// slave_apb
module slave_apb ( 
                   output reg [ 8-1 : 0 ]   prdata, 			 
                   output reg                         pready, 			 
                   output reg                         pslverr,			 
		   input                	      penable,                   
                   input                	      pwrite, 			 
                   input 	         	      psel,  			 
                   input                              pclk,   			 
                   input                	      presetn, 			 
                   input      [ 8-1 : 0 ]   paddr,  			 
                   input      [ 8-1 : 0 ]   pwdata 			 
                   );
Size: ~3100 cells after synthesis, roughly 31 I/O pins, roughly 64000 µm² of cells after synthesis.
Settings: LEC_CHECK=0, CAP_MARGIN=20, CELL_PAD_IN_SITES_DETAIL_PLACEMENT=0, CORE_MARGIN=9, CORE_UTILIZATION=49, CTS_CLUSTER_DIAMETER=185, CTS_CLUSTER_SIZE=29, GPL_TIMING_DRIVEN=0, HOLD_SLACK_MARGIN=0.12, MAX_ROUTING_LAYER=met4, PLACE_DENSITY=0.6, SLEW_MARGIN=15; clock period 10.0 ns.
run.sh (not shown) runs the stock make flow with config.mk's settings and CLKGATE_MAP_FILE=.
==> next run, changes <==
CORE_MARGIN = 2   (was 9)
CORE_UTILIZATION = 72   (was 49)
CTS_CLUSTER_DIAMETER = 213   (was 185)
CTS_CLUSTER_SIZE = 14   (was 29)
GPL_TIMING_DRIVEN = not set   (was 0)
HOLD_SLACK_MARGIN = not set   (was 0.12)
MAX_ROUTING_LAYER = not set   (was met4)
PLACE_DENSITY = not set   (was 0.6)
PLACE_DENSITY_LB_ADDON = 0.04   (was not set)
SETUP_SLACK_MARGIN = 0.87   (was not set)
SLEW_MARGIN = 25   (was 15)
TNS_END_PERCENT = 85   (was not set)
clock period = 3.03 ns   (was 10.0 ns; I/O delays follow)
=> The changed run produced a clean layout; worst setup slack got worse by 3400 ps; clock skew is higher by 4.3 ps; count of clock-buffer cells in the layout is higher by 71; die size is lower by 37%.
==> next run, changes <==
CAP_MARGIN = 0   (was 20)
CTS_CLUSTER_SIZE = 15   (was 14)
HOLD_SLACK_MARGIN = 0.29   (was not set)
PLACE_DENSITY = 0.69   (was not set)
PLACE_DENSITY_LB_ADDON = not set   (was 0.04)
SETUP_SLACK_MARGIN = 0.78   (was 0.87)
SLEW_MARGIN = 40   (was 25)
TNS_END_PERCENT = 60   (was 85)
The changed run completed without violations.
Via count rose slightly.
Global-route usage is lower by 0.39 points.
Combinational power goes up by a few percent.
Total power shrinks by a few percent.
==> next run, changes <==
CAP_MARGIN = 20   (was 0)
CELL_PAD_IN_SITES_DETAIL_PLACEMENT = not set   (was 0)
CTS_CLUSTER_DIAMETER = not set   (was 213)
HOLD_SLACK_MARGIN = not set   (was 0.29)
PLACE_DENSITY = not set   (was 0.69)
SLEW_MARGIN = 20   (was 40)
TNS_END_PERCENT = not set   (was 60)
Effect:
- The changed run produced a clean layout
- utilization goes up by 0.39 points
- via count goes down by 0.58%
- clock power goes up by 36%
- maximum frequency goes up by 0.42%
- routed wire length hardly moves
- sequential power barely changes
- first-iteration DRC count goes up by 1.4%
- count of clock-buffer cells in the layout goes up by 76
- final cell count stays flat
- non-clock buffer count goes down by 146

---

slave_apb again, from the RTL that the note above started with.
clock: 3.65 ns
lec_check: 0
cap_margin: 35
cell_pad_in_sites_detail_placement: 2
core_margin: 4
core_utilization: 40
gpl_routability_driven: 0
gpl_timing_driven: 0
max_routing_layer: met4
min_routing_layer: met2
place_density_lb_addon: 0.01
setup_slack_margin: -0.17
slew_margin: 20
tns_end_percent: 10
The starting point produced a layout that fails on setup timing.
Next try:
Settings changed: CAP_MARGIN 35 to 20, CELL_PAD_IN_SITES_DETAIL_PLACEMENT 2 to unset, CORE_MARGIN 4 to 2, CORE_UTILIZATION 40 to 72, CTS_CLUSTER_DIAMETER set to 326, GPL_ROUTABILITY_DRIVEN 0 to unset, GPL_TIMING_DRIVEN 0 to unset, MAX_ROUTING_LAYER met4 to unset, MIN_ROUTING_LAYER met2 to unset, PLACE_DENSITY set to 0.6, PLACE_DENSITY_LB_ADDON 0.01 to unset, SETUP_SLACK_MARGIN -0.17 to unset, TNS_END_PERCENT 10 to unset.
Clock period 3.65 ns to 3.09 ns, I/O delays scaled along.
Outcome: The new run produced a clean layout. Register-to-register slack gets better by 0.23 ns. Sequential share of layout area climbs by 0.98 points. Count of clock-buffer cells in the layout went down by 21. Setup slack is better by 0.84 ns. Routed wire length shrinks by 28%. Non-clock buffer count came out higher by 178. Die area went down by 45%. Via count falls by 22%. Synthesized cell count stays the same.
Next try:
Settings changed: CORE_UTILIZATION 72 to 58, CTS_CLUSTER_DIAMETER 326 to unset, PLACE_DENSITY 0.6 to unset.
Clock period 3.09 ns to 5.02 ns, I/O delays scaled along.
Final area decreases by about 3%.
Count of clock-buffer cells in the layout rose by 10.
First-iteration DRC count shrinks by about 24%.
Register-to-register slack improved by 1.2 ns.
Next try:
Settings changed: CORE_UTILIZATION 58 to 45, PLACE_DENSITY set to 0.6.
Clock period 5.02 ns to 10.0 ns, I/O delays scaled along.
Hold slack is worse by 0.0069 ns.
Worst setup slack gains 3.3 ns.
Clock-buffer cell count falls by 13.
Combinational power came out lower by well over a third.
Sequential share of layout area rises by 0.11 points.
Power came out lower by well over a third.
Power and IR drop assume default switching activity.
